--- flow/run.sh ---
#!/bin/bash
# the make line also repeats each setting of config.mk as NAME=value (left out here)
make -C /OpenROAD-flow-scripts/flow DESIGN_CONFIG=/design/flow/config.mk WORK_HOME=/design/flow/orfs CLKGATE_MAP_FILE= finish
--- flow/config.mk ---
export PLATFORM = sky130hd
export DESIGN_NAME = top
export DESIGN_NICKNAME = top
export VERILOG_FILES = /design/flow/design.v
export SDC_FILE = /design/flow/constraint.sdc
export NUM_CORES = 4
export LEC_CHECK = 0
export ABC_AREA = 0
export CAP_MARGIN = 15
export CORE_ASPECT_RATIO = 0.93
export CORE_MARGIN = 4
export CORE_UTILIZATION = 50
export CTS_CLUSTER_SIZE = 10
export GPL_ROUTABILITY_DRIVEN = 0
export MIN_ROUTING_LAYER = met1
export SETUP_SLACK_MARGIN = -0.73
export SLEW_MARGIN = 20
export TNS_END_PERCENT = 35
--- flow/constraint.sdc ---
create_clock -name core_clock -period 7.41 [get_ports {clk}]
set_input_delay 1.4820 -clock core_clock [delete_from_list [all_inputs] [get_ports {clk}]]
set_output_delay 1.4820 -clock core_clock [all_outputs]
set_load 0.01 [all_outputs]
--- flow/design.v ---
module length (
	input wire [31:0] op,
	output wire [5:0] op_length
);
assign op_length = (op[31:16] == 16'd0)? 
						(
							(op[15:8] == 8'd0)?
								(
									(op[7:4] == 4'd0)?
									(
										(op[3:2] == 2'd0)?
											(
												(op[1] == 1'd0)?op[0]:6'd2
											)
											:
											(
												(op[3] == 1'd0)?6'd3:6'd4
											)
									)
									:
									(
										(op[7:6] == 2'd0)?
											(
												(op[5] == 1'd0)?6'd5:6'd6
											)
											:
											(
												(op[7] == 1'd0)?6'd7:6'd8
											)
									)
								)
								:
								(
									(op[15:12] == 4'd0)?
									(
										(op[11:10] == 2'd0)?
											(
												(op[9] == 1'd0)?6'd9:6'd10
											)
											:
											(
												(op[11] == 1'd0)?6'd11:6'd12
											)
									)
									:
									(
										(op[15:14] == 2'd0)?
											(
												(op[13] == 1'd0)?6'd13:6'd14
											)
											:
											(
												(op[15] == 1'd0)?6'd15:6'd16
											)
									)
								) 
						)
						: 
						(
								(op[31:24] == 8'd0)?
								(
									(op[23:20] == 4'd0)?
									(
										(op[19:18] == 2'd0)?
											(
												(op[17] == 1'd0)?6'd17:6'd18
											)
											:
											(
												(op[19] == 1'd0)?6'd19:6'd20
											)
									)
									:
									(
										(op[23:22] == 2'd0)?
											(
												(op[21] == 1'd0)?6'd21:6'd22
											)
											:
											(
												(op[23] == 1'd0)?6'd23:6'd24
											)
									)
								)
								:
								(
									(op[31:28] == 4'd0)?
									(
										(op[27:26] == 2'd0)?
											(
												(op[25] == 1'd0)?6'd25:6'd26
											)
											:
											(
												(op[27] == 1'd0)?6'd27:6'd28
											)
									)
									:
									(
										(op[31:30] == 2'd0)?
											(
												(op[29] == 1'd0)?6'd29:6'd30
											)
											:
											(
												(op[31] == 1'd0)?6'd31:6'd32
											)
									)
								) 
						) ;
endmodule
module top(
		input wire [31:0] opa,
		input wire [31:0] opb,
		input wire start,
		input wire rst,
		input wire clk,
		output reg done,
		output reg [31:0] result
);
reg [2:0] current_state;
reg [2:0] next_state;
reg [31:0] regopa;
reg [31:0] regopb;
reg [5:0] length_diff_reg;
wire [5:0] length_opa;
wire [5:0] length_opb;
wire [5:0] length_diff;
wire [31:0] length_in_opa;
wire [31:0] length_in_opb;
parameter IDLE = 3'd0;
parameter INPUT = 3'd1;
parameter ADJUDICATE = 3'd2;
parameter CAMP_SWITCH = 3'd3;
parameter ALIGN = 3'd4;
parameter ABSOLUTE = 3'd5;
parameter OUTPUT = 3'd6;
parameter ZEROS = 32'd0;
parameter ZEROS_C = 7'b0; 
always @(posedge clk or negedge rst) begin : proc_current_state
	if(~rst) begin
		current_state <= IDLE;
	end else begin
		current_state <= next_state ;
	end
end
always @ * begin : proc_next_state
	case (current_state)
		IDLE:begin 
			if(start == 1) 
				next_state <= INPUT;
			else 
				next_state <= IDLE;			
		end
		INPUT:next_state <= ADJUDICATE;
		ADJUDICATE:begin 
			if(regopa == regopb || regopa == 0 || regopb == 0) begin
				next_state <= OUTPUT;
			end
			else begin 
				next_state <= CAMP_SWITCH;
			end
		end
		CAMP_SWITCH:next_state <= ALIGN;
		ALIGN:next_state <= ABSOLUTE;
		ABSOLUTE:next_state <= ADJUDICATE;
		OUTPUT:begin 
			if(start == 1) 
				next_state <= INPUT;
			else 
				next_state <= IDLE;
		end
		default : next_state <= IDLE;
	endcase
end
always @(posedge clk or negedge rst) begin : proc_regopa
	if(~rst) begin
		regopa <= ZEROS;
	end else begin
		case (next_state)
			IDLE:regopa <= ZEROS;
			INPUT:regopa <= opa;
			ADJUDICATE:regopa <= regopa;
			CAMP_SWITCH:begin 
				if(regopa < regopb) begin
					regopa <= regopb;
				end
				else begin 
					regopa <= regopa;
				end
			end
			ALIGN:regopa <= regopa;
			ABSOLUTE:begin 
				if (regopa >= regopb ) begin 
					regopa <= regopa - regopb;
				end
				else begin 
					regopa <= regopb - regopa;
				end
			end		
			default :regopa <= regopa;
		endcase		
	end
end
always @(posedge clk or negedge rst) begin : proc_regopb
	if(~rst) begin
		regopb <= ZEROS;
	end else begin
		case (next_state)
			IDLE:regopb <= ZEROS;
			INPUT:regopb <= opb;
			ADJUDICATE:regopb <= regopb;
			CAMP_SWITCH:begin 
				if(regopa < regopb) begin
					regopb <= regopa <<< length_diff;
				end
				else begin 
					regopb <= regopb <<< length_diff;
				end
			end
			ALIGN:regopb <= regopb ;
			ABSOLUTE:regopb <= regopb >>> length_diff_reg;
			default:regopb <= regopb;
		endcase		
	end
end
assign length_in_opa = regopa;
assign length_in_opb = regopb;
length cal_opa_length(.op(length_in_opa), .op_length(length_opa));
length cal_opp_length(.op(length_in_opb), .op_length(length_opb));
assign length_diff = (length_opa >= length_opb)? (length_opa - length_opb):(length_opb - length_opa);
always @(posedge clk or negedge rst) begin : proc_length_diff_reg
	if(~rst) begin
		length_diff_reg <= 0;
	end else begin
		case (next_state)
			CAMP_SWITCH:begin 
				length_diff_reg <= length_diff;
			end
			default : length_diff_reg <= length_diff_reg;
		endcase
	end
end
always @(posedge clk or negedge rst) begin : proc_result
	if(~rst) begin
		result <= ZEROS;
	end else begin
		case (next_state)
			OUTPUT:begin 
				if(regopa == regopb) begin 
					result <= regopa ;
				end
				else if (regopa == 0 ) begin
					result <=  regopb ;
				end
				else begin 
					result <= regopa ;
				end
			end
			default : begin 
				result <= result;
			end
		endcase
	end
end
always @(posedge clk or negedge rst) begin : proc_done
	if(~rst) begin
		done <= 1'b0;
	end else begin
		case (next_state)
			OUTPUT: begin 
				done <= 1'b1;
			end
			default : done <= 1'b0;
		endcase
	end
end
endmodule  
==> run notes, run 1 <==
The synthesis and place-and-route flow finished, so here is a summary.

The register bit total from synthesis is about 110. The number of buffers inserted during clock tree synthesis came out at 9. The post-synth count of flops with an enable pin is 0. The die span in x is roughly 180 um. Setup repair after global routing left no endpoint under its margin. The global-route met3 utilization is a little over an eighth. The setup TNS came out at 0 ns. The proportion of synthesized flip-flops having asynchronous set or reset came out at about 100%. Summing the areas of all and, or, nand and nor instances in the mapped netlist gives 16.0% of the synthesized area. The number of nets at floorplan is around 1,800. In this run the worst path has a maximum fanout of 22.

The placed wire-length estimate came out at just over 40,000 um. Per STA, the worst path is made up of nor3_1, nand3_1, or4b_2, o21ai_0, inv_1, fa_1, a21o_1, a21oi_1, a31oi_1, mux2i_1, xor2_4, buf_4, mux4_2, mux2i_1, o21ai_0, a21oi_1, nand4_1. The wire length of the first global-routing pass came out at approximately 82,000 um.

The share of the Yosys chip area taken by registers is between 20 and 25%. The total non-filler cell area in the finished layout came out at between 10,000 and 15,000 um2. The ratio of final minimum period to clock period is approximately 85%.

CTS saw 110 sinks. The clock tree from TritonCTS is built. The number of global-route vias before repair came out at between 10,000 and 15,000. The clock period minus worst slack is 6.27 ns. The routed design has around 55,000 um of wire. The tree is rooted in a clkbuf_16. The XOR/XNOR share of the synthesized area came out at 2.03%.

The pin count of the biggest net entering global routing is 66. The largest stage delay on the critical path is about 0.71 ns. Among all flip-flop cells after synthesis, the most frequent one is dfrtp_1. The detail-routed via count per cell is around 7.0. The path type of the worst setup path is reg2reg.

The number of fill cells in the layout is 2,527. In the routed design, unresolved DRC markers number 0. On met1, the global router reports a usage of just over 50%.

The area of the mapped netlist came out at approximately 13,000 um2. met2 track demand over resource after global routing is 53.9%. The number of OpenROAD warnings is between 60 and 70. The critical path's slowest stage uses the library cell or4b_2. The number of search-and-repair iterations in the first detailed-routing pass is 10. Derived from the worst setup path, the maximum achievable clock frequency is 0.160 GHz. After the flow finishes, the layout carries non-filler instances totaling slightly above 2,000.

Warnings reported by Yosys during synthesis add up to 1. The final tally of setup violations came out at 0. The area of the synthesized netlist per yosys stat is approximately 13,000 um2. The final clock skew came out at around 0.017 ns. The die covers 29,200 um2. The logic area is between 9000 and 10,000 um2. The area taken by sequential standard cells is reported as 2760 um2. The proportion of netlist area held by the largest area contributor is 20.5%.

Summed over all layers, the global routing overflow is 0. The post-CTS resize count came out at 0. The most critical min-delay path falls under reg2reg. The registers of the reported paths see a clock transition of roughly 0.10 ns.

The clock insertion delay at the later pin of the skew report is 0.38 ns. The average wire length per cell after detail routing is roughly 27 um. The count of buffering cells on the critical path with inverters included came out at 2. From bottom edge to top edge, the die measures 165 um.

Yosys instantiated no cell more often than nand2_1. The count of hold-fix buffers inserted at cts is 0. Sorting the synthesized cells by area gives the leading types as dfrtp_1, mux4_2, ha_1, mux2i_1, a21oi_1. The destination of the worst register-to-register timing path is regopb[28]. The violation count after the first detailed-route iteration came out at between 2,000 and 2,500.

In this run the tool buffered the top-level ports with between 90 and 100 buffer cells. In this run the worst setup path terminates at regopb[28].

STA classifies the critical path startpoint as a flop. The headroom to the max-slew limit is between 20 and 30%.

The final net count came out at approximately 1,800. STA classifies the critical path endpoint as a flop. The worst hold path begins at current_state[6]. Per STA, the worst path accumulates the most delay in the family AND-OR/OR-AND gates. The region available for standard cell placement spans about 26,000 um2. Ranked by instance count, the synthesized netlist is headed by nand2_1, a21oi_1, nor2_1. The run finished with no timing, DRC or antenna violations.

For reference, the post-synthesis area per instance comes to about 8 um2. The worst-case clock buffer depth came out at 2. The number of cell instances after yosys synthesis came out at ~1,700. The via total after detailed routing is between 10,000 and 15,000.

The initial antenna violation count came out at 2. In the floorplan report the effective utilization is 50.7%. The cell taking the most area after synthesis is dfrtp_1. The post-synthesis mux area share came out at between 10% and 20%.

After Yosys synthesis, AND-OR and OR-AND compound gates account for a little over a quarter of the synthesized area. The endpoint arrival time on the critical path came out at between 6 and 7 ns. The top logic cell family in the synthesized netlist is AND-OR/OR-AND gates. The synthesized instance count is approximately 1,700. The peak-usage layer in the global routing report is met2.

The post-synthesis adder-cell area fraction is roughly 7.6%.

Counting tap cells, the placed design contains a total of 2,009 instances. The end point of the most critical hold path is current_state[1]. OpenSTA lists the critical path startpoint as regopb[26]. The worst hold path stage count is 0. The global-route usage over all layers came out at 36.6%. The report counts max-capacitance violations totalling 0. Per the OpenROAD timing report, the critical path contains 17 cells.

The setup slack of the worst register-to-register path is about 1.1 ns. The actual slew at the worst max-slew pin came out at between 1 and 1.5 ns. Looking at the post-CTS report, the setup buffer insertion count equals 0.

The final number of max-transition violations is 0. The count of H-tree levels built during CTS is 3. The endpoint required time on the critical path is ~7.7 ns. The length in cells of the worst reg-to-reg path is 17. The final-report hold violation count came out at 0.

The number of nets still failing antenna checks after routing is 0. The number of placement rows came out at 57. In this run, distinct cell masters in the synthesized netlist total about 90. The area growth from synthesis to layout is 11.7%. The placement-stage cell area is about 15,000 um2.

The number of primary I/O pins came out at ~100. The launch point of the worst register-to-register path is recorded as regopb[26].
metrics by stage:
stage / setup slack [ns] / hold slack [ns] / util, %
after floorplan: 2.23 / 0.367 / -
after global placement: 1.40 / 0.380 / 55.4
after detailed placement: 1.29 / 0.382 / 55.4
after CTS: 1.26 / 0.411 / 56.6
after global routing: 0.767 / 0.445 / 56.6
final: 1.14 / 0.409 / 56.7
final cells by class:
type / instances / area share (%)
inverters: 106 / 2.68
diodes: 3 / 0.0506
repair buffers: 144 / 8.94
clock inverters: 7 / 0.599
clock buffers: 9 / 1.52
flip-flops and latches: 110 / 18.6
well taps: 354 / 2.99
multi-input cells: 1295 / 64.6
layer usage:
layer  share of wire, %  vias to the layer above
li1                   -                     6213
met1                 41                     6750
met2                 42                     1003
met3                 14                      143
met4                3.4                        2
met5              0.064                        -
==> run 2: changes to the inputs <==
- CORE_ASPECT_RATIO: 0.93 -> 1.76
- CORE_MARGIN: 4 -> 2
- CORE_UTILIZATION: 50 -> 71
- CTS_CLUSTER_DIAMETER: not set -> 177
- CTS_CLUSTER_SIZE: 10 -> 94
- MAX_ROUTING_LAYER: not set -> met4
- PLACE_DENSITY_LB_ADDON: not set -> 0.14
- SETUP_SLACK_MARGIN: -0.73 -> 0.96
- clock period: 7.41 -> 6.15 ns (I/O delays scaled with it)
==> run 2 against run 1 <==
Against the previous run:
- the run now fails in 5_1_grt
- synthesized cell count is the same
- die area shrank 32%
- area after synthesis unchanged
==> run notes, run 2 <==
Here are the numbers from the latest Yosys + OpenROAD run.

Most instantiated cells after synthesis: nand2_1, a21oi_1, nor2_1 (unchanged). The placed wire-length estimate came out at 40,700 um (was 40,800 um). The number of placement rows came out at 66 (was 57).

Global routing consumed, over all layers together, around 66% of the routing resources. The effective utilization at floorplan was 72.1% (was 50.7%). The number of nets at floorplan came out at 1,805 (unchanged).

The number of buffers inserted during clock tree synthesis came to 9 (unchanged). The complex-gate fraction of the synthesized area came to 27.5% (unchanged). The first error in the log reads "[ERROR GRT-0116] Global routing finished with congestion. Check the congestion regions in the DRC Viewer". The share of synthesized cell area in and, or, nand and nor gates is 16.0% (unchanged).

The number of cell instances after yosys synthesis is 1,660 (unchanged). The cell taking the most area after synthesis is dfrtp_1 (unchanged). The number of primary I/O pins is 100 (unchanged). The register bit total from synthesis was 110 (unchanged).

The master cell of the clock root buffer is clkbuf_16 (unchanged). The post-synthesis average cell area came out at 8.00 um2 (unchanged). The proportion of netlist area held by the largest area contributor came out at 20.5% (unchanged). The number of warnings reported in the yosys synthesis log came out at 1 (unchanged).

The post-synthesis adder-cell area fraction is 7.57% (unchanged). The count of input and output buffers is 99 (unchanged). The count of H-tree levels built during CTS was 3 (unchanged). The TritonCTS sink count came out at 110 (unchanged). The top logic cell family in the synthesized netlist is AND-OR/OR-AND gates (unchanged). The area of the synthesized netlist per yosys stat is 13,300 um2 (unchanged). Run status: stopped before the end (was complete, no violations). The XOR/XNOR share of the synthesized area is 2.03% (unchanged). The die span in x is 107 um (was 177 um). The stage at which the run stopped is 5_1_grt. The share of synthesized area occupied by flip-flops and latches is 20.7% (unchanged). The proportion of synthesized flip-flops having asynchronous set or reset is 100% (unchanged).

The standard cell core area was 18,400 um2 (was 26,200 um2). The number of enable-type register cells in the synthesized netlist came out at 0 (unchanged). The total die area is 19,900 um2 (was 29,200 um2). The area of the mapped netlist came out at 13,300 um2 (unchanged).

The unique cell type count in the Yosys netlist is 90 (unchanged). The worst slack at placement came out at 0.0296 ns (was 1.29 ns). The library cell with the highest instance count after synthesis is nand2_1 (unchanged). The instance count of the mapped netlist is 1,660 (unchanged).

The predominant post-synthesis flop cell is dfrtp_1 (unchanged). The number of cells after detailed placement came out at 1,924 (was 2,009). Post-synth area hogs: dfrtp_1, mux4_2, ha_1, mux2i_1, a21oi_1 (unchanged).

The post-synthesis mux area share is 18.6% (unchanged). The count of hold-fix buffers inserted at cts came to 0 (unchanged). The die span in y is 185 um (was 165 um).

The sum of overflow across all layers after global routing is 2. The worst-case clock buffer depth is 2 (unchanged).
## run 2: metal layers
metal  GRT overflow  global-route usage, %
met1              0                   66.8
met2              0                   86.2
met3              0                   42.3
met4              2                   60.5
met5              -                      -
## run 2: repair_timing
item                       in CTS
setup buffers                   4
pin swaps                       2
gates resized                  18
setup endpoints to repair      32
## run 2: through the flow
stage               instance area, um2  util, %
floorplan                        13300        -
global placement                 14600     79.2
detailed placement               14600     79.2
CTS                              15000     81.5
==> run 3: changes to the inputs <==
- ABC_AREA: 0 -> 1
- CORE_UTILIZATION: 71 -> 58
- CTS_CLUSTER_DIAMETER: 177 -> not set
- MAX_ROUTING_LAYER: met4 -> not set
- PLACE_DENSITY_LB_ADDON: 0.14 -> not set
- SETUP_SLACK_MARGIN: 0.96 -> -0.35
- clock period: 6.15 -> 3.9 ns (I/O delays scaled with it)
==> run 3 against run 2 <==
Against the previous run:
- die area is 27% higher
- area after synthesis is 4.7% higher
- synthesized cell count is 40% higher
- now fails the layout checks on setup timing
==> run notes, run 3 <==
The synthesis and place-and-route flow finished, so here is a summary.

The number of buffers inserted by post-CTS setup repair came out at 0 (was 4). The length in cells of the worst reg-to-reg path is 19. By startpoint and endpoint, the worst setup path is classified as reg2reg. The final net count is ~2,700. The ratio of final minimum period to clock period came out at 103%.

The area of the synthesized netlist per yosys stat came out at 13,900 um2 (was 13,300 um2). The proportion of netlist area held by the largest area contributor came out at 19.6% (was 20.5%).

The instance count of the mapped netlist came out at 2,319 (was 1,660). The setup slack of the worst register-to-register path is -0.12 ns. The register bit total from synthesis is 110 (unchanged). After detailed routing, the number of remaining DRC violations is 0.

The initial antenna violation count was 2. In this run the maximum-capacitance check reported violations numbering 0. The total die area is 25,300 um2 (was 19,900 um2).

The complex-gate fraction of the synthesized area came out at 20.3% (was 27.5%). The number of OpenROAD warnings is 65. The number of nets at floorplan came out at 2,464 (was 1,805). The number of buffers inserted during clock tree synthesis is 9 (unchanged). The final worst-path setup slack came out at -0.116 ns. The effective utilization at floorplan is 58.6% (was 72.1%). The number of enable-type register cells in the synthesized netlist is 0 (unchanged).

The slowest stage of the critical path belongs to the cell nor2_1. Detailed routing inserted a total of 18,493 vias. The final tally of setup violations is 59. The global-route usage over all layers is approximately 53%.

The die span in x is 121 um (was 107 um). The master cell of the clock root buffer is clkbuf_16 (unchanged). The count of nets left with antenna violations once routing finished came out at 0. The detail-routed via count per cell came out at 6.50. The count of input and output buffers is 99 (unchanged). The worst-case clock buffer depth came out at 2 (unchanged). Among cell families on the critical path, the largest total delay comes from simple AND/OR/NAND/NOR gates.

The placed wire-length estimate is 51,300 um (was 40,700 um). Traced cell by cell, the critical path runs through buf_4, buf_4, ha_1, nand2_1, nor2_1, nand2_1, nor2_4, nand2_4, nand2_4, buf_4, nand2_1, nand3_1, nand3_1, nand2_1, nand2_1, nand2_1, nor2_1, o21ai_1, nand3_1. The pin count of the biggest net entering global routing came out at 65. STA classifies the critical path startpoint as a flop.

The number of placement rows was 75 (was 66). The final-report hold violation count is 0. The worst hold path stage count came out at 0. The maximum clock rate is around 0.25 GHz.

The critical path depth came out at 19. The cell taking the most area after synthesis is dfrtp_1 (unchanged). The path with the worst hold slack has its endpoint at current_state[1].

According to the hold report, the worst path is of the reg2reg type. Most instantiated cells after synthesis: nand2_1, nand3_1, inv_1 (was nand2_1, a21oi_1, nor2_1).

The die span in y came to 209 um (was 185 um). The number of cell instances after yosys synthesis came out at 2,319 (was 1,660). The number of search-and-repair iterations in the first detailed-routing pass came out at 11.

The routed design has roughly 67,000 um of wire. For the worst reg-to-reg path, the startpoint reported by OpenROAD is regopb[29]. The count of buffering cells on the critical path with inverters included is 3. The TritonCTS sink count came out at 110 (unchanged).

The number of primary I/O pins was 100 (unchanged). The largest stage delay on the critical path came out at between 0.5 and 0.6 ns.

The first global-routing pass estimated 101,000 um of wire. The library cell with the highest instance count after synthesis was nand2_1 (unchanged). The area growth from synthesis to layout came out at 21.0%.

The post-synthesis mux area share was 0.864% (was 18.6%). Among the stages of the critical path, the cell type that occurs most often is nand2_1. The predominant post-synthesis flop cell was dfrtp_1 (unchanged).

The worst slack at placement is -0.347 ns (was 0.0296 ns). The beginning of the worst hold path is current_state[6]. The critical path endpoint has a required time of about 4.2 ns. For the worst reg-to-reg path, the endpoint reported by OpenROAD is regopb[22]. The clock tree from TritonCTS is built.

The clock arrives with 0.0202 ns of skew. Run status: complete, but fails checks (was stopped before the end). The average wire length per cell after detail routing is about 23 um.

The area of the mapped netlist came out at 13,900 um2 (was 13,300 um2). Post-synth area hogs: dfrtp_1, nand2_1, nand3_1, o21ai_0, ha_1 (was dfrtp_1, mux4_2, ha_1, mux2i_1, a21oi_1). Per the post-CTS timing run, clock transition at the registers of the reported paths is around 0.080 ns.

The clock period minus worst slack came out at between 4 and 5 ns. STA classifies the critical path endpoint as a flop. OpenSTA lists the critical path startpoint as regopb[29]. The top logic cell family in the synthesized netlist was simple AND/OR/NAND/NOR gates (was AND-OR/OR-AND gates). The worst-path maximum fanout is 23. The share of synthesized area occupied by flip-flops and latches is 19.8% (was 20.7%). The proportion of synthesized flip-flops having asynchronous set or reset came out at 100% (unchanged).

Failing layout checks were recorded as setup timing. The actual slew at the worst max-slew pin came out at between 1 and 1.5 ns. The endpoint of the worst setup timing path is regopb[22]. The headroom to the max-slew limit is approximately 33%. The number of warnings reported in the yosys synthesis log is 1 (unchanged). The count of H-tree levels built during CTS is 3 (unchanged).

The standard cell core area came out at 23,700 um2 (was 18,400 um2). The unique cell type count in the Yosys netlist came out at 63 (was 90). The post-synthesis average cell area is 5.99 um2 (was 8.00 um2).

The number of global-route vias before repair came out at roughly 18,000. The post-synthesis adder-cell area fraction is 7.24% (was 7.57%).

The fraction of the core area covered by cells at the end of the flow is a little under three quarters. The share of synthesized cell area in and, or, nand and nor gates is 38.6% (was 16.0%). The clock insertion delay at the later pin of the skew report is ~0.42 ns.

The sum of overflow across all layers after global routing is 0. The final number of max-transition violations came out at 0. Setup repair after global routing could not meet its margin everywhere. The endpoint arrival time on the critical path is roughly 4.3 ns. The XOR/XNOR share of the synthesized area came out at 2.46% (was 2.03%). The first routing iteration left around 2,600 violations.
run 3: final cells by class:
type / instances / area (um2)
multi-input cells: 1858 / 9760
fillers: 2228 / 6920
flip-flops and latches: 110 / 2750
repair buffers: 313 / 2720
inverters: 240 / 905
well taps: 308 / 385
clock buffers: 9 / 225
clock inverters: 6 / 70.1
diodes: 2 / 5.00
run 3: through the flow:
step,setup TNS (ns),area (um2),hold slack [ns],std cells
global placement,-4.33,16400,0.368,2829
floorplan,0,13900,0.355,2319
finish,-2.43,16800,0.386,2846
global route,-17.28,16800,0.395,2846
detailed placement,-7.46,16400,0.366,2829
CTS,-3.10,16700,0.388,2844
run 3: per-layer routing:
metal,global-route usage [%],routed length (um)
met1,54.1,20800
met2,81.9,29300
met3,19.9,8010
met4,51.6,8480
met5,3.02,53
run 3: timing repair:
item | in CTS | in global routing
hold buffers | 0 | 0
resized | 1 | 20
setup endpoints to repair | 1 | 30
pin swaps | 0 | 1
endpoints found under the hold margin | 0 | 0
==> run 4: changes to the inputs <==
- CORE_UTILIZATION: 58 -> 72
- CTS_CLUSTER_DIAMETER: not set -> 238
- SETUP_SLACK_MARGIN: -0.35 -> 1.99
- clock period: 3.9 -> 6.92 ns (I/O delays scaled with it)
==> run 4 against run 3 <==
Against the previous run:
- the flow now stops in 5_1_grt
- synthesized cell count unchanged
- area after synthesis did not move
- die area shrank 19%
==> run notes, run 4 <==
Here are the numbers from the latest Yosys + OpenROAD run.

The tool reported: "[ERROR GRT-0116] Global routing finished with congestion. Check the congestion regions in the DRC Viewer". The effective utilization at floorplan is 73.1% (was 58.6%). The register bit total from synthesis is 110 (unchanged). The instance count of the mapped netlist is 2,319 (unchanged). The count of input and output buffers was 99 (unchanged). The top logic cell family in the synthesized netlist is simple AND/OR/NAND/NOR gates (unchanged). The die span in x was 109 um (was 121 um).

The placed wire-length estimate is 44,400 um (was 51,300 um). The proportion of netlist area held by the largest area contributor is 19.6% (unchanged). The die span in y is 188 um (was 209 um). Most instantiated cells after synthesis: nand2_1, nand3_1, inv_1 (unchanged). The count of H-tree levels built during CTS was 3 (unchanged).

The library cell with the highest instance count after synthesis is nand2_1 (unchanged). The cell taking the most area after synthesis is dfrtp_1 (unchanged). The post-synthesis average cell area came out at 5.99 um2 (unchanged). The share of synthesized area occupied by flip-flops and latches is 19.8% (unchanged). The TritonCTS sink count is 110 (unchanged). The area of the synthesized netlist per yosys stat is 13,900 um2 (unchanged).

Post-synth area hogs: dfrtp_1, nand2_1, nand3_1, o21ai_0, ha_1 (unchanged). The post-synthesis mux area share is 0.864% (unchanged). The master cell of the clock root buffer is clkbuf_16 (unchanged). The stage at which the run stopped is 5_1_grt.

The share of synthesized cell area in and, or, nand and nor gates came out at 38.6% (unchanged). Run status: stopped before the end (was complete, but fails checks). The worst-case clock buffer depth is 2 (unchanged). The XOR/XNOR share of the synthesized area came out at 2.46% (unchanged). The predominant post-synthesis flop cell is dfrtp_1 (unchanged). The unique cell type count in the Yosys netlist is 63 (unchanged). The area of the mapped netlist was 13,900 um2 (unchanged). The number of nets at floorplan is 2,464 (unchanged). The number of buffers inserted during clock tree synthesis is 9 (unchanged). The standard cell core area is 19,000 um2 (was 23,700 um2). The complex-gate fraction of the synthesized area came out at 20.3% (unchanged).

The number of enable-type register cells in the synthesized netlist came out at 0 (unchanged). The number of placement rows is 67 (was 75). The post-synthesis adder-cell area fraction is 7.24% (unchanged). The number of cell instances after yosys synthesis is 2,319 (unchanged).

The total die area came to 20,500 um2 (was 25,300 um2). The number of primary I/O pins came out at 100 (unchanged). The sum of overflow across all layers after global routing came out at 5. The number of warnings reported in the yosys synthesis log is 1 (unchanged).

The global routing report lists combined usage of all routing layers as between 60 and 70%. The proportion of synthesized flip-flops having asynchronous set or reset came out at 100% (unchanged).
[run 4: what timing repair did]
item | in CTS
setup endpoints to repair | 21
hold buffers | 0
buffers inserted | 0
resized | 2
[run 4: per-stage QoR]
stage / hold slack, ns / setup slack (ns) / instance area [um2] / std cells / util (%)
3_5_place_dp: 0.372 / 1.93 / 14700 / 2562 / 77.4
3_3_place_gp: 0.367 / 2.09 / 14700 / 2562 / 77.4
2_1_floorplan: 0.355 / 3.24 / 13900 / 2319 / -
4_1_cts: 0.388 / 1.98 / 15100 / 2578 / 79.1
[run 4: metal layers]
metal	GRT overflow	track usage (%)
met1	0	65.4
met2	0	84.9
met3	1	33.8
met4	4	57.7
met5	0	0.510
==> run 5: changes to the inputs <==
- CAP_MARGIN: 15 -> 20
- CORE_ASPECT_RATIO: 1.76 -> 1.13
- CTS_CLUSTER_DIAMETER: 238 -> not set
- CTS_CLUSTER_SIZE: 94 -> 99
- MIN_ROUTING_LAYER: met1 -> not set
- PLACE_DENSITY: not set -> 0.44
- SETUP_SLACK_MARGIN: 1.99 -> not set
- TNS_END_PERCENT: 35 -> 5
- clock period: 6.92 -> 3.48 ns (I/O delays scaled with it)
==> run 5 against run 4 <==
Against the previous run:
- the run again fails in 5_1_grt
- die area is 0.21% lower
- area after synthesis is the same
- synthesized cell count unchanged
==> run notes, run 5 <==
Here are the numbers from the latest Yosys + OpenROAD run.

Post-synth area hogs: dfrtp_1, nand2_1, nand3_1, o21ai_0, ha_1 (unchanged). Most instantiated cells after synthesis: nand2_1, nand3_1, inv_1 (unchanged). The post-synthesis mux area share was 0.864% (unchanged). The area of the mapped netlist came out at 13,900 um2 (unchanged).

The complex-gate fraction of the synthesized area is 20.3% (unchanged). The number of enable-type register cells in the synthesized netlist is 0 (unchanged). Run status: stopped before the end (unchanged). The count of input and output buffers is 99 (unchanged). Global routing consumed, over all layers together, between 70% and 80% of the routing resources. The instance count of the mapped netlist came out at 2,319 (unchanged). The die span in y is 152 um (was 188 um). The number of cell instances after yosys synthesis was 2,319 (unchanged). The number of nets at floorplan is 2,464 (unchanged).

The placed wire-length estimate is 47,900 um (was 44,400 um). The proportion of netlist area held by the largest area contributor came out at 19.6% (unchanged). The number of buffers inserted during clock tree synthesis came to 9 (unchanged). The XOR/XNOR share of the synthesized area came out at 2.46% (unchanged). The number of placement rows is 54 (was 67). The proportion of synthesized flip-flops having asynchronous set or reset came out at 100% (unchanged). The stage at which the run stopped was 5_1_grt (unchanged). The library cell with the highest instance count after synthesis was nand2_1 (unchanged). The total die area is 20,400 um2 (was 20,500 um2). The number of warnings reported in the yosys synthesis log is 1 (unchanged). The effective utilization at floorplan was 72.7% (was 73.1%). The post-synthesis adder-cell area fraction was 7.24% (unchanged). The count of H-tree levels built during CTS came out at 3 (unchanged). The master cell of the clock root buffer is clkbuf_16 (unchanged). The worst-case clock buffer depth is 2 (unchanged). Tool Error: [ERROR GRT-0116] Global routing finished with congestion. Check the congestion regions in the DRC Viewer (unchanged). The cell taking the most area after synthesis is dfrtp_1 (unchanged). The number of cells after detailed placement is 2,793 (was 2,562).

The TritonCTS sink count came to 110 (unchanged). The number of primary I/O pins was 100 (unchanged). The unique cell type count in the Yosys netlist is 63 (unchanged).

The count of hold-fix buffers inserted at cts is 0 (unchanged). After global routing the overflow that remains totals around 160. The predominant post-synthesis flop cell was dfrtp_1 (unchanged). The standard cell core area came to 19,100 um2 (was 19,000 um2). The register bit total from synthesis is 110 (unchanged). The placement-stage cell area came out at 16,600 um2 (was 14,700 um2). The area of the synthesized netlist per yosys stat came to 13,900 um2 (unchanged).

The share of synthesized cell area in and, or, nand and nor gates came out at 38.6% (unchanged). The worst slack at placement is -0.376 ns (was 1.93 ns). The share of synthesized area occupied by flip-flops and latches came out at 19.8% (unchanged). The die span in x came out at 135 um (was 109 um). The post-synthesis average cell area is 5.99 um2 (unchanged). The top logic cell family in the synthesized netlist is simple AND/OR/NAND/NOR gates (unchanged).
==> run 5: per-stage QoR <==
step	hold WS (ns)	setup TNS [ns]
3_3_place_gp	0.362	-6.05
3_5_place_dp	0.366	-9.35
2_1_floorplan	0.355	-0.132
4_1_cts	0.279	-3.73
==> run 5: repair_timing <==
| item | 4_1_cts |
|---|---|
| pin swaps | 22 |
| resized | 75 |
| cloned | 1 |
| hold endpoints to repair | 0 |
| setup endpoints to repair | 36 |
| setup buffers | 5 |
==> run 5: layer usage <==
layer | GRT usage [%] | overflow
met1 | 73.8 | 1
met2 | 94.0 | 82
met3 | 53.1 | 4
met4 | 77.2 | 75
met5 | 22.0 | 0
==> run 6: changes to the inputs <==
- CAP_MARGIN: 20 -> 15
- CELL_PAD_IN_SITES_DETAIL_PLACEMENT: not set -> 2
- CELL_PAD_IN_SITES_GLOBAL_PLACEMENT: not set -> 2
- CORE_ASPECT_RATIO: 1.13 -> 1.76
- CORE_UTILIZATION: 72 -> 61
- CTS_CLUSTER_DIAMETER: not set -> 270
- CTS_CLUSTER_SIZE: 99 -> 90
- GPL_ROUTABILITY_DRIVEN: 0 -> 1
- HOLD_SLACK_MARGIN: not set -> 0.22
- MIN_ROUTING_LAYER: not set -> met2
- PLACE_DENSITY: 0.44 -> not set
- SETUP_SLACK_MARGIN: not set -> -0.13
- SLEW_MARGIN: 20 -> 35
- TNS_END_PERCENT: 5 -> 40
- clock period: 3.48 -> 9.86 ns (I/O delays scaled with it)
==> run 6 against run 5 <==
Against the previous run:
- area after synthesis did not move
- die area up 18%
- synthesized cell count unchanged
- the run fails in 3_1_place_gp_skip_io
==> run notes, run 6 <==
Here are the numbers from the latest Yosys + OpenROAD run.

Run status: stopped before the end (unchanged). The stage at which the run stopped is 3_1_place_gp_skip_io (was 5_1_grt). Tool Error: [ERROR GPL-0301] Utilization 128.590 % exceeds 100% (was [ERROR GRT-0116] Global routing finished with congestion. Check the congestion regions in the DRC Viewer.).

The post-synthesis mux area share is 0.864% (unchanged). The cell taking the most area after synthesis is dfrtp_1 (unchanged). The standard cell core area is 22,500 um2 (was 19,100 um2). The top logic cell family in the synthesized netlist is simple AND/OR/NAND/NOR gates (unchanged). The effective utilization at floorplan is 61.9% (was 72.7%). The library cell with the highest instance count after synthesis is nand2_1 (unchanged). The number of warnings reported in the yosys synthesis log is 1 (unchanged). The share of synthesized cell area in and, or, nand and nor gates came out at 38.6% (unchanged).

Post-synth area hogs: dfrtp_1, nand2_1, nand3_1, o21ai_0, ha_1 (unchanged). Most instantiated cells after synthesis: nand2_1, nand3_1, inv_1 (unchanged). The share of synthesized area occupied by flip-flops and latches is 19.8% (unchanged).

The proportion of netlist area held by the largest area contributor came out at 19.6% (unchanged). The area of the mapped netlist is 13,900 um2 (unchanged). The number of placement rows came out at 73 (was 54).

The register bit total from synthesis was 110 (unchanged). The predominant post-synthesis flop cell was dfrtp_1 (unchanged). The instance count of the mapped netlist came out at 2,319 (unchanged). The post-synthesis adder-cell area fraction came out at 7.24% (unchanged).

The post-synthesis average cell area came out at 5.99 um2 (unchanged). The complex-gate fraction of the synthesized area came to 20.3% (unchanged). The proportion of synthesized flip-flops having asynchronous set or reset is 100% (unchanged). The number of enable-type register cells in the synthesized netlist is 0 (unchanged). The unique cell type count in the Yosys netlist came out at 63 (unchanged). The area of the synthesized netlist per yosys stat was 13,900 um2 (unchanged). The number of nets at floorplan is 2,464 (unchanged).

The number of cell instances after yosys synthesis came to 2,319 (unchanged). The XOR/XNOR share of the synthesized area is 2.46% (unchanged). The die span in x is 118 um (was 135 um). The total die area is 24,100 um2 (was 20,400 um2). The die span in y came out at 204 um (was 152 um).
==> run 7: changes to the inputs <==
- ABC_AREA: 1 -> not set
- CAP_MARGIN: 15 -> 20
- CELL_PAD_IN_SITES_DETAIL_PLACEMENT: 2 -> not set
- CELL_PAD_IN_SITES_GLOBAL_PLACEMENT: 2 -> not set
- CORE_ASPECT_RATIO: 1.76 -> not set
- CORE_UTILIZATION: 61 -> 10
- CTS_CLUSTER_DIAMETER: 270 -> not set
- CTS_CLUSTER_SIZE: 90 -> not set
- GPL_ROUTABILITY_DRIVEN: 1 -> not set
- HOLD_SLACK_MARGIN: 0.22 -> not set
- MIN_ROUTING_LAYER: met2 -> not set
- SETUP_SLACK_MARGIN: -0.13 -> not set
- SLEW_MARGIN: 35 -> 20
- TNS_END_PERCENT: 40 -> not set
- clock period: 9.86 -> 7.87 ns (I/O delays scaled with it)
==> run 7 against run 6 <==
Against the previous run:
- now clean on timing, DRC and antenna
- synthesized cell count is 28% lower
- area after synthesis is 4.5% lower
- die area went up to 5.6 times the previous value
==> run notes, run 7 <==
The synthesis and place-and-route flow finished, so here is a summary.

The via total after detailed routing is 14,200. The initial antenna violation count came out at 11.

The kind of end point of the critical path is a flop. The number of nets still failing antenna checks after routing came out at 0. Global routing finished with a remaining overflow of 0. The critical path is of the reg2reg type. The setup TNS is 0 ns. TritonCTS built the clock tree.

The max-capacitance violation count came out at 0. The library cell with the highest instance count after synthesis is nand2_1 (unchanged). The pin count of the biggest net entering global routing is roughly 75. The master cell of the clock root buffer is clkbuf_16.

The final number of max-transition violations came out at 0. The tightest min-delay check is of the reg2reg type. The clock insertion delay at the later pin of the skew report came out at ~0.40 ns. The number of nets at floorplan is 1,805 (was 2,464). The H-tree generated during clock tree synthesis spans 3 levels. The complex-gate fraction of the synthesized area is 27.5% (was 20.3%). The post-CTS clock slew at the launch and capture registers of the worst setup and hold paths came out at 0.09 ns. The number of warnings reported in the stage logs is just over 60. The share of synthesized area occupied by flip-flops and latches is 20.7% (was 19.8%). Once layout is complete, the cells apart from fillers number ~3,400. The proportion of netlist area held by the largest area contributor came out at 20.5% (was 19.6%). The instance count of the mapped netlist is 1,660 (was 2,319). Most instantiated cells after synthesis: nand2_1, a21oi_1, nor2_1 (was nand2_1, nand3_1, inv_1). The placed wire-length estimate is between 50,000 and 60,000 um. After detailed routing, the number of remaining DRC violations is 0. Run status: complete, no violations (was stopped before the end). The beginning of the worst register-to-register path is regopb[24]. The final tally of setup violations is 0. Setup repair after global routing left no endpoint under its margin.

The filler cells instantiated in the layout total approximately 15,000. The total die area is 136,000 um2 (was 24,100 um2). The proportion of synthesized flip-flops having asynchronous set or reset is 100% (unchanged). The cell taking the most area after synthesis is dfrtp_1 (unchanged). The first global-routing pass estimated 96,800 um of wire. The area of the mapped netlist is 13,300 um2 (was 13,900 um2).

The finished design was reported to have a net count of 1,810. The XOR/XNOR share of the synthesized area came out at 2.03% (was 2.46%).

The register bit total from synthesis came out at 110 (unchanged). The final clock skew is between 0.02 and 0.025 ns. The violation count after the first detailed-route iteration is slightly above 2,000. The number of warnings reported in the yosys synthesis log came out at 1 (unchanged).

STA classifies the critical path startpoint as a flop. The fraction of the core area covered by cells at the end of the flow is between 10 and 15%. The endpoint required time on the critical path is between 8 and 9 ns.

The detail-routed via count per cell came out at around 4.1. The effective utilization at floorplan is 10.1% (was 61.9%). In the log, the iteration count for the first detailed-route pass is 10. The worst hold path stage count came out at 0. In the post-route report, total wirelength is listed as 67,600 um. The final-report hold violation count is 0. The end point of the most critical hold path is current_state[1]. The cell family contributing the most delay on the critical path is simple AND/OR/NAND/NOR gates. The unique cell type count in the Yosys netlist came out at 90 (was 63). The post-synthesis average cell area came out at 8.00 um2 (was 5.99 um2). The largest stage delay on the critical path is about 0.95 ns. The ratio of final minimum period to clock period came out at a little under nine tenths.

The number of buffers inserted during clock tree synthesis is 9. The worst-path maximum fanout is 23. The die span in y is 368 um (was 204 um). TritonCTS reports the number of clock sinks as between 100 and 150. The count of input and output buffers came out at ~100. The die span in x is 368 um (was 118 um). The worst-case clock buffer depth is 2. The endpoint of the worst setup timing path is regopb[28]. The setup slack of the worst register-to-register path is about 1.1 ns. The headroom to the max-slew limit came out at ~29%.

The number of enable-type register cells in the synthesized netlist is 0 (unchanged). The number of placement rows came to 133 (was 73). The top logic cell family in the synthesized netlist was AND-OR/OR-AND gates (was simple AND/OR/NAND/NOR gates). The share of synthesized cell area in and, or, nand and nor gates came to 16.0% (was 38.6%).

The endpoint arrival time on the critical path came out at approximately 7 ns. The cell sequence reported for the critical path is nor3_1, nand3_1, nor4b_1, nand2_1, o21a_1, ha_1, a21o_1, a21oi_1, a31oi_1, buf_4, mux2i_1, xor2_4, buf_4, mux4_2, mux2i_1, o21ai_0, a21oi_1, nand4_1. The critical path depth came out at 18. The count of hold-fix buffers inserted at cts is 0. The post-synthesis adder-cell area fraction came out at 7.57% (was 7.24%). The standard cell core area came out at 132,000 um2 (was 22,500 um2). The number of cell instances after yosys synthesis is 1,660 (was 2,319). The area growth from synthesis to layout is 25.0%.

The destination of the worst register-to-register timing path is regopb[28]. The launching element of the worst setup path is regopb[24]. Post-synth area hogs: dfrtp_1, mux4_2, ha_1, mux2i_1, a21oi_1 (was dfrtp_1, nand2_1, nand3_1, o21ai_0, ha_1). The slowest cell on the critical path is nor4b_1. The number of buffers inserted by post-CTS setup repair is 0.

The length in cells of the worst reg-to-reg path is 18. The maximum clock rate is 0.147 GHz. The post-synthesis mux area share is 18.6% (was 0.864%).

The global-route usage over all layers is about a tenth. The clock period minus worst slack is roughly 6.8 ns. The number of primary I/O pins is around 100.

Looking at hold timing, the worst path starts from current_state[6]. The number of global-route vias before repair came out at 13,226. The count of buffering cells on the critical path with inverters included is 2. The number of cells after detailed placement is roughly 3,400. The average wire length per cell after detail routing came out at 19.7 um. After clock tree synthesis, the repair step resized 0 gates.

The actual slew at the worst max-slew pin came out at 1.05 ns. The final RePlAce weighted congestion came out at 0.961. The area of the synthesized netlist per yosys stat came out at 13,300 um2 (was 13,900 um2).

The predominant post-synthesis flop cell is dfrtp_1 (unchanged).
==> run 7: metrics by stage <==
| step | worst slack, ns | instance area [um2] | hold WS, ns |
|---|---|---|---|
| 2_1_floorplan | 2.69 | 13300 | 0.367 |
| 3_3_place_gp | 1.58 | 16300 | 0.371 |
| 3_5_place_dp | 1.47 | 16300 | 0.386 |
| 4_1_cts | 1.41 | 16600 | 0.404 |
| 5_1_grt | 0.660 | 16600 | 0.425 |
| 6_report | 1.08 | 16600 | 0.406 |
==> run 7: layout make-up <==
class,instances,area [um2],share of cell area [%]
multi-input cells,1295,9620,58.0
repair buffers,143,1320,7.94
diodes,1,2.50,0.0151
inverters,106,398,2.40
clock buffers,9,225,1.36
well taps,1755,2200,13.2
clock inverters,7,83.8,0.505
flip-flops and latches,110,2760,16.6
==> run 7: metal layers <==
| layer | global-route usage [%] | vias to the layer above | part of all wire, % |
|---|---|---|---|
| li1 | - | 6197 | - |
| met1 | 14.5 | 6989 | 46 |
| met2 | 13.7 | 909 | 41 |
| met3 | 1.73 | 101 | 10 |
| met4 | 2.47 | 4 | 2.6 |
| met5 | 0 | - | 0.040 |
==> run 8: changes to the inputs <==
- ABC_AREA: not set -> 1
- CAP_MARGIN: 20 -> 15
- CORE_ASPECT_RATIO: not set -> 0.86
- CORE_UTILIZATION: 10 -> 67
- CTS_CLUSTER_DIAMETER: not set -> 252
- CTS_CLUSTER_SIZE: not set -> 31
- GPL_ROUTABILITY_DRIVEN: not set -> 0
- MIN_ROUTING_LAYER: not set -> met1
- PLACE_DENSITY_LB_ADDON: not set -> 0.1
- SETUP_SLACK_MARGIN: not set -> -0.35
- TNS_END_PERCENT: not set -> 35
- clock period: 7.87 -> 3.48 ns (I/O delays scaled with it)
==> run 8 against run 7 <==
Against the previous run:
- die area shrank 84%
- area after synthesis rose by 4.7%
- the run now fails in 5_1_grt
- synthesized cell count grew 40%
==> run notes, run 8 <==
Here are the numbers from the latest Yosys + OpenROAD run.

Run status: stopped before the end (was complete, no violations). The number of enable-type register cells in the synthesized netlist is 0 (unchanged). The register bit total from synthesis is 110 (unchanged). After global routing the overflow that remains totals 29. The complex-gate fraction of the synthesized area is 20.3% (was 27.5%). The number of primary I/O pins is 100 (unchanged). The XOR/XNOR share of the synthesized area came to 2.46% (was 2.03%). The count of H-tree levels built during CTS came out at 3 (unchanged). The placed wire-length estimate came out at 47,800 um (was 53,300 um). The proportion of netlist area held by the largest area contributor came out at 19.6% (was 20.5%). The instance count of the mapped netlist came to 2,319 (was 1,660). The library cell with the highest instance count after synthesis is nand2_1 (unchanged). The stage at which the run stopped is 5_1_grt.

The effective utilization at floorplan is 68.7% (was 10.1%). The number of warnings reported in the yosys synthesis log was 1 (unchanged). The TritonCTS sink count is 110 (unchanged). The share of synthesized cell area in and, or, nand and nor gates was 38.6% (was 16.0%). The number of placement rows is 48 (was 133). The proportion of synthesized flip-flops having asynchronous set or reset is 100% (unchanged). The post-synthesis average cell area is 5.99 um2 (was 8.00 um2). Global routing consumed, over all layers together, around 77% of the routing resources. The tool reported: "[ERROR GRT-0232] Routing congestion too high. Check the congestion heatmap in the GUI". Most instantiated cells after synthesis: nand2_1, nand3_1, inv_1 (was nand2_1, a21oi_1, nor2_1). The area of the mapped netlist came out at 13,900 um2 (was 13,300 um2). The area of the synthesized netlist per yosys stat came to 13,900 um2 (was 13,300 um2). The post-synthesis mux area share came out at 0.864% (was 18.6%). The cell taking the most area after synthesis is dfrtp_1 (unchanged).

The master cell of the clock root buffer is clkbuf_16 (unchanged). The die span in x came out at 159 um (was 368 um). The standard cell core area came to 20,200 um2 (was 132,000 um2).

Post-synth area hogs: dfrtp_1, nand2_1, nand3_1, o21ai_0, ha_1 (was dfrtp_1, mux4_2, ha_1, mux2i_1, a21oi_1). The share of synthesized area occupied by flip-flops and latches came out at 19.8% (was 20.7%). The number of buffers inserted during clock tree synthesis came out at 9 (unchanged).

The worst-case clock buffer depth came out at 2 (unchanged). The die span in y was 138 um (was 368 um). The top logic cell family in the synthesized netlist was simple AND/OR/NAND/NOR gates (was AND-OR/OR-AND gates). The placement-stage cell area came out at 16,700 um2 (was 16,300 um2). The predominant post-synthesis flop cell is dfrtp_1 (unchanged).

The number of nets at floorplan is 2,464 (was 1,805). The total die area is 21,900 um2 (was 136,000 um2). The count of input and output buffers came out at 99 (unchanged). The count of hold-fix buffers inserted at cts is 0 (unchanged).

The post-synthesis adder-cell area fraction came out at 7.24% (was 7.57%). The number of cell instances after yosys synthesis was 2,319 (was 1,660). The unique cell type count in the Yosys netlist is 63 (was 90).
[run 8: per-stage QoR]
stage | worst slack [ns] | hold slack (ns) | std cells
after detailed placement | -0.808 | 0.369 | 2832
after CTS | -0.342 | 0.353 | 2858
after global placement | -0.571 | 0.369 | 2832
after floorplan | -0.201 | 0.355 | 2319
[run 8: layer usage]
metal / GRT overflow / global-route usage, %
met4: 9 / 70.4
met3: 0 / 63.7
met1: 4 / 76.6
met5: 0 / 42.5
met2: 16 / 93.6
[run 8: what timing repair did]
action,4_1_cts
pin swaps,9
gates cloned,4
setup endpoints to repair,32
gates resized,40
setup buffers,7
==> run 9: changes to the inputs <==
- ABC_AREA: 1 -> not set
- CAP_MARGIN: 15 -> 20
- CORE_ASPECT_RATIO: 0.86 -> 0.5
- CORE_UTILIZATION: 67 -> 42
- CTS_CLUSTER_DIAMETER: 252 -> 322
- CTS_CLUSTER_SIZE: 31 -> 91
- GPL_ROUTABILITY_DRIVEN: 0 -> not set
- HOLD_SLACK_MARGIN: not set -> -0.08
- MIN_ROUTING_LAYER: met1 -> not set
- PLACE_DENSITY: not set -> 0.41
- PLACE_DENSITY_LB_ADDON: 0.1 -> not set
- SETUP_SLACK_MARGIN: -0.35 -> -0.69
- TNS_END_PERCENT: 35 -> 10
- clock period: 3.48 -> 7.0 ns (I/O delays scaled with it)
==> run 9 against run 8 <==
Against the previous run:
- now clean on timing, DRC and antenna
- synthesized cell count fell by 28%
- die area rose by 51%
- area after synthesis fell by 4.5%
==> run notes, run 9 <==
The synthesis and place-and-route flow finished, so here is a summary.

The post-synthesis adder-cell area fraction came to 7.57% (was 7.24%). Run status: complete, no violations (was stopped before the end). The slowest cell on the critical path is nor4_1.

The clock insertion delay at the later pin of the skew report is 0.39 ns. The count of H-tree levels built during CTS was 3 (unchanged). The standard cell core area came out at 30,700 um2 (was 20,200 um2).

The TritonCTS sink count is 110 (unchanged). The number of search-and-repair iterations in the first detailed-routing pass is 8. The max-capacitance violation count is 0. The worst hold margin came out at ~0.41 ns. Setup repair after global routing left no endpoint under its margin. The register bit total from synthesis was 110 (unchanged). The number of fill cells in the layout came out at a little over 3,000. STA classifies the critical path endpoint as a flop.

The final RePlAce weighted congestion is roughly 1. The area of the mapped netlist was 13,300 um2 (was 13,900 um2). The area growth from synthesis to layout came out at 13.2%. The XOR/XNOR share of the synthesized area came to 2.03% (was 2.46%).

The number of enable-type register cells in the synthesized netlist came out at 0 (unchanged). The count of input and output buffers was 99 (unchanged). The pin count of the biggest net entering global routing came out at between 50 and 60.

The number of nets at floorplan was 1,805 (was 2,464). For hold timing, the worst endpoint is current_state[1]. The complex-gate fraction of the synthesized area is 27.5% (was 20.3%).

Per STA, the worst path is made up of buf_4, nor4_1, and3_1, nand2_1, o221a_2, o21ai_0, inv_1, fa_1, a21o_1, a21oi_1, a31oi_1, mux2i_1, xor2_4, buf_4, mux2i_1, o22a_1, nor2_1, or4_1. The violation count after the first detailed-route iteration came out at around 2,100. The number of nets still failing antenna checks after routing is 0. The count of hold-fix buffers inserted at cts came to 0 (unchanged).

The cell taking the most area after synthesis is dfrtp_1 (unchanged). The initial antenna violation count is 2. The post-synthesis average cell area is 8.00 um2 (was 5.99 um2).

The final-report hold violation count came out at 0. Warnings raised by the tools during the run amount to between 60 and 70. Pins over their slew limit in the final report were tallied at 0. The predominant post-synthesis flop cell is dfrtp_1 (unchanged).

Counting buffers and inverters, the worst setup path is 18 cells deep. The top logic cell family in the synthesized netlist was AND-OR/OR-AND gates (was simple AND/OR/NAND/NOR gates). The number of cells after detailed placement is 2,095 (was 2,832). The die span in x is 255 um (was 159 um). The endpoint arrival time on the critical path came out at about 6.6 ns. The sum of overflow across all layers after global routing came out at 0. The worst hold path begins at current_state[6]. The final net count came out at roughly 1,800.

TritonCTS built the clock tree. The share of synthesized cell area in and, or, nand and nor gates came out at 16.0% (was 38.6%). The number of placement rows was 45 (was 48). In this run the critical register-to-register path is captured at regopb[31]. The tightest min-delay check is of the reg2reg type. The unique cell type count in the Yosys netlist is 90 (was 63). The global-route usage over all layers came out at around 37%. The number of cell instances after yosys synthesis came out at 1,660 (was 2,319). Looking at the reg2reg group, the worst path starts from regopb[12]. Most instantiated cells after synthesis: nand2_1, a21oi_1, nor2_1 (was nand2_1, nand3_1, inv_1). The via total after detailed routing is about 15,000. The clock period minus worst slack came out at about 6.3 ns. The length in cells of the worst reg-to-reg path came out at 18.

The placed wire-length estimate is 46,500 um (was 47,800 um). For reference, the most critical setup path is categorized as reg2reg. The area of the synthesized netlist per yosys stat is 13,300 um2 (was 13,900 um2). Post-synth area hogs: dfrtp_1, mux4_2, ha_1, mux2i_1, a21oi_1 (was dfrtp_1, nand2_1, nand3_1, o21ai_0, ha_1). The worst-path maximum fanout is 13. The proportion of netlist area held by the largest area contributor came to 20.5% (was 19.6%). The count of unresolved DRC violations after routing came out at 0.

The master cell of the clock root buffer was clkbuf_16 (unchanged). The instance count of the mapped netlist is 1,660 (was 2,319). The number of warnings reported in the yosys synthesis log came out at 1 (unchanged). The wire length of the first global-routing pass came out at roughly 90,000 um.

The post-CTS resize count came out at 0 (was 40). The die span in y was 130 um (was 138 um). The headroom to the max-slew limit is 26.1%.

The highest clock rate this design can be run at is about 0.16 GHz. The proportion of synthesized flip-flops having asynchronous set or reset came to 100% (unchanged). The kind of start point of the critical path is a flop. The number of buffers inserted by post-CTS setup repair was 0 (was 7).

The endpoint of the worst setup timing path is regopb[31]. The setup TNS came out at 0 ns. The total die area is 33,100 um2 (was 21,900 um2). Between clock sinks in the finished design, the worst skew comes to about 0.013 ns. The number of global-route vias before repair was 13,730. After detailed routing, the number of vias per cell comes to ~6.9. The number of standard cells in the final layout excluding fillers came out at 2,114. The effective utilization at floorplan is 43.2% (was 68.7%). The post-synthesis mux area share came out at 18.6% (was 0.864%). The worst-case clock buffer depth was 2 (unchanged). Dividing the final minimum period by the clock period gives between 90% and 100%. The total length of routed wires is 61,500 um. The number of buffers inserted during clock tree synthesis is 9 (unchanged). The launching element of the worst setup path is regopb[12].

The final tally of setup violations came out at 0. The endpoint required time on the critical path is 7.27 ns. The largest single stage delay on the critical path is about 0.90 ns. The worst hold path stage count came out at 0. The share of synthesized area occupied by flip-flops and latches came out at 20.7% (was 19.8%). The library cell with the highest instance count after synthesis was nand2_1 (unchanged).

After detailed routing, the average wire length per cell comes to just under 30 um. The post-CTS clock slew at the launch and capture registers of the worst setup and hold paths is about 0.090 ns. The setup slack of the worst register-to-register path is ~0.66 ns. The number of buffers and inverters on the critical path is 3. The actual slew at the worst max-slew pin came out at around 1.1 ns. The timing report attributes the biggest portion of critical-path delay to simple AND/OR/NAND/NOR gates. The fraction of the core area covered by cells at the end of the flow is between 40% and 50%. The number of primary I/O pins is 100 (unchanged).
run 9: final cells by class:
cell class,count,area (um2),area share (%)
Multi-Input combinational cell,1295,9590,63.8
Antenna cell,3,7.51,0.0499
Tap cell,423,529,3.52
Inverter,106,398,2.65
Sequential cell,110,2760,18.3
Clock buffer,10,239,1.59
Timing Repair Buffer,161,1450,9.67
Clock inverter,6,63.8,0.424
run 9: per-stage QoR:
stage	instance area [um2]	worst slack (ns)
after floorplan	13300	1.82
after global placement	14700	1.09
after detailed placement	14700	0.974
after CTS	15000	0.941
after global routing	15000	0.492
final	15000	0.662
run 9: layer usage:
| layer | part of all wire (%) | global-route usage, % |
|---|---|---|
| met1 | 44 | 53.8 |
| met2 | 39 | 50.2 |
| met3 | 15 | 13.8 |
| met4 | 2.3 | 9.91 |
| met5 | 0 | 0 |
==> run 10: changes to the inputs <==
- ABC_AREA: not set -> 1
- CAP_MARGIN: 20 -> 15
- CORE_ASPECT_RATIO: 0.5 -> 1.09
- CORE_UTILIZATION: 42 -> 72
- CTS_CLUSTER_DIAMETER: 322 -> 238
- CTS_CLUSTER_SIZE: 91 -> 17
- GPL_ROUTABILITY_DRIVEN: not set -> 0
- HOLD_SLACK_MARGIN: -0.08 -> not set
- MIN_ROUTING_LAYER: not set -> met1
- PLACE_DENSITY: 0.41 -> not set
- SETUP_SLACK_MARGIN: -0.69 -> 1.99
- SLEW_MARGIN: 20 -> 5
- TNS_END_PERCENT: 10 -> 35
- clock period: 7.0 -> 6.92 ns (I/O delays scaled with it)
==> run 10 against run 9 <==
Against the previous run:
- sequential cell count unchanged
- synthesized cell count grew 40%
- largest cell class unchanged
- critical endpoint is now regopb[24]
- critical path type unchanged
- first-iteration DRC count is 66% higher
==> run notes, run 10 <==
The synthesis and place-and-route flow finished, so here is a summary.

The library cell with the highest instance count after synthesis is nand2_1 (unchanged). The number of OpenROAD warnings is 67 (was 64). The worst-case clock buffer depth came out at 2 (unchanged). The number of warnings reported in the yosys synthesis log was 1 (unchanged). Unrepaired setup endpoints after global routing: yes (was no).

Run status: complete, no violations (unchanged). The number of buffers inserted during clock tree synthesis is 9 (unchanged). The clock insertion delay at the later pin of the skew report is 0.39 ns (about the same). The beginning of the worst hold path is current_state[6] (unchanged).

The setup slack of the worst register-to-register path is 2.10 ns (was 0.66 ns). The actual slew at the worst max-slew pin is 1.09 ns (was 1.10 ns). The number of enable-type register cells in the synthesized netlist is 0 (unchanged). The post-synthesis mux area share is 0.864% (was 18.6%). The cell family contributing the most delay on the critical path is simple AND/OR/NAND/NOR gates (unchanged). The maximum clock rate was 0.208 GHz (was 0.158 GHz).

The TritonCTS sink count is 110 (unchanged). The effective utilization at floorplan is 72.8% (was 43.2%). The clock period minus worst slack came out at 4.82 ns (was 6.34 ns). The final tally of setup violations came out at 0 (unchanged). The detailed-route wire length on metal 1 came to 19,100 um (was 27,200 um). The path type of the worst setup path is reg2reg (unchanged). Most instantiated cells after synthesis: nand2_1, nand3_1, inv_1 (was nand2_1, a21oi_1, nor2_1). The cell taking the most area after synthesis is dfrtp_1 (unchanged). The kind of end point of the critical path is a flop (unchanged).

The worst-path maximum fanout is 36 (was 13). The complex-gate fraction of the synthesized area is 20.3% (was 27.5%). The number of placement rows came out at 53 (was 45).

The area growth from synthesis to layout is 8.97% (was 13.2%). The endpoint required time on the critical path is 7.10 ns (was 7.27 ns). The proportion of synthesized flip-flops having asynchronous set or reset is 100% (unchanged). The number of nets at floorplan came out at 2,464 (was 1,805). The highest routing layer actually used is met4 (unchanged). The endpoint arrival time on the critical path is 4.99 ns (was 6.60 ns).

The wire length of the first global-routing pass came out at 90,400 um (about the same). The proportion of netlist area held by the largest area contributor came out at 19.6% (was 20.5%). The end point of the most critical hold path was current_state[1] (unchanged). The headroom to the max-slew limit came out at 27.4% (was 26.1%). The area of the mapped netlist is 13,900 um2 (was 13,300 um2). The count of input and output buffers came out at 99 (unchanged). The final number of max-transition violations is 0 (unchanged). The register bit total from synthesis is 110 (unchanged).

The number of primary I/O pins came out at 100 (unchanged). The top logic cell family in the synthesized netlist is simple AND/OR/NAND/NOR gates (was AND-OR/OR-AND gates). Sequence of cells on the critical path: inv_2, nand2_2, nor3_4, nand3_1, nor2_1, inv_1, a221oi_1, inv_1, a31oi_1, inv_1, ha_1, buf_6, nand4_1, nand3_2, inv_1, or2_1, o21ai_2, buf_12, inv_6, nand3_1, nand3_1, nand3_1, nand4_1 (was buf_4, nor4_1, and3_1, nand2_1, o221a_2, o21ai_0, inv_1, fa_1, a21o_1, a21oi_1, a31oi_1, mux2i_1, xor2_4, buf_4, mux2i_1, o22a_1, nor2_1, or4_1). The share of synthesized area occupied by flip-flops and latches came out at 19.8% (was 20.7%). The final net count came to 2,480 (was 1,828).

The instance count of the mapped netlist is 2,319 (was 1,660). The largest stage delay on the critical path is 0.50 ns (was 0.90 ns).

The predominant post-synthesis flop cell is dfrtp_1 (unchanged). The die span in y came out at 149 um (was 130 um). The total length of routed wires was 59,600 um (was 61,500 um). The launching element of the worst setup path was regopb[15] (was regopb[12]). The max-capacitance violation count came to 0 (unchanged). The post-CTS clock slew at the launch and capture registers of the worst setup and hold paths was 0.09 ns (about the same).

The length in cells of the worst reg-to-reg path came out at 23 (was 18). The beginning of the worst register-to-register path is regopb[15] (was regopb[12]). The detail-routed via count per cell is 7.08 (was 6.87).

The final worst-path setup slack is 2.10 ns (was 0.662 ns). The critical path depth is 23 (was 18). The area of the synthesized netlist per yosys stat was 13,900 um2 (was 13,300 um2).

The violation count after the first detailed-route iteration came out at 3,519 (was 2,122). The kind of start point of the critical path is a flop (unchanged). The total die area is 20,400 um2 (was 33,100 um2). The count of H-tree levels built during CTS is 3 (unchanged). The count of buffering cells on the critical path with inverters included is 8 (was 3). The ratio of final minimum period to clock period is 69.6% (was 90.5%).

The average wire length per cell after detail routing came out at 23.0 um (was 29.1 um). The worst slack at placement came out at 2.12 ns (was 0.974 ns). The count of unresolved DRC violations after routing is 0 (unchanged). The slowest cell on the critical path is dfrtp_1 (was nor4_1). The die span in x came out at 137 um (was 255 um). The via total after detailed routing came out at 18,321 (was 14,517). The worst hold path stage count is 0 (unchanged). The master cell of the clock root buffer is clkbuf_16 (unchanged). The number of cell instances after yosys synthesis came out at 2,319 (was 1,660). The unique cell type count in the Yosys netlist was 63 (was 90). The post-synthesis adder-cell area fraction came out at 7.24% (was 7.57%).

The setup TNS is 0 ns (unchanged). The pin count of the biggest net entering global routing came out at 66 (was 59). The sum of overflow across all layers after global routing is 0 (unchanged). The total length of routed met2 wires came out at 23,900 um (was 23,700 um). The final-report hold violation count came out at 0 (unchanged).

The placed wire-length estimate is 43,600 um (was 46,500 um). The global-route usage over all layers came out at 57.9% (was 36.8%).

The clock tree from TritonCTS is built (unchanged). The standard cell core area is 19,100 um2 (was 30,700 um2). The post-synthesis average cell area is 5.99 um2 (was 8.00 um2). The met3 routed wirelength is 9980 um (was 9210 um). Post-synth area hogs: dfrtp_1, nand2_1, nand3_1, o21ai_0, ha_1 (was dfrtp_1, mux4_2, ha_1, mux2i_1, a21oi_1).

The endpoint of the worst setup timing path is regopb[24] (was regopb[31]). The number of search-and-repair iterations in the first detailed-routing pass is 20 (was 8). The share of synthesized cell area in and, or, nand and nor gates is 38.6% (was 16.0%).

The final clock skew was 0.0161 ns (was 0.0127 ns). The classification of the worst-slack hold path is reg2reg (unchanged). The number of nets still failing antenna checks after routing is 0 (unchanged).

The XOR/XNOR share of the synthesized area is 2.46% (was 2.03%). The number of buffers inserted by post-CTS setup repair is 0 (unchanged). The destination of the worst register-to-register timing path is regopb[24] (was regopb[31]). The number of global-route vias before repair was 17,062 (was 13,730). The initial antenna violation count came to 1 (was 2).
run 10: timing repair:
action | in CTS | in global routing
hold buffers | 0 | 0
hold endpoints to repair | 0 | 0
resized | 0 | 27
setup endpoints to repair | 0 | 32
run 10: layout make-up:
cell class	instances	area (um2)
Multi-Input combinational cell	1858	9690
Inverter	240	922
Antenna cell	1	2.50
Tap cell	247	309
Timing Repair Buffer	116	1180
Clock buffer	10	229
Fill cell	1531	3950
Sequential cell	110	2750
Clock inverter	6	68.8
run 10: metrics by stage:
step           instances  cell area (um2)  hold WS, ns  utilization (%)
2_1_floorplan       2319            13900        0.355                -
4_1_cts             2585            15000        0.388             78.7
6_report            2588            15100        0.385             79.3
3_5_place_dp        2569            14700        0.373             77.2
5_1_grt             2588            15100        0.393             79.3
3_3_place_gp        2569            14700        0.366             77.2
run 10: metal layers:
metal,GRT usage [%],vias to the layer above
met5,0.505,-
met4,48.0,0
met3,27.9,627
met2,81.5,1947
met1,65.5,7964
li1,-,7783
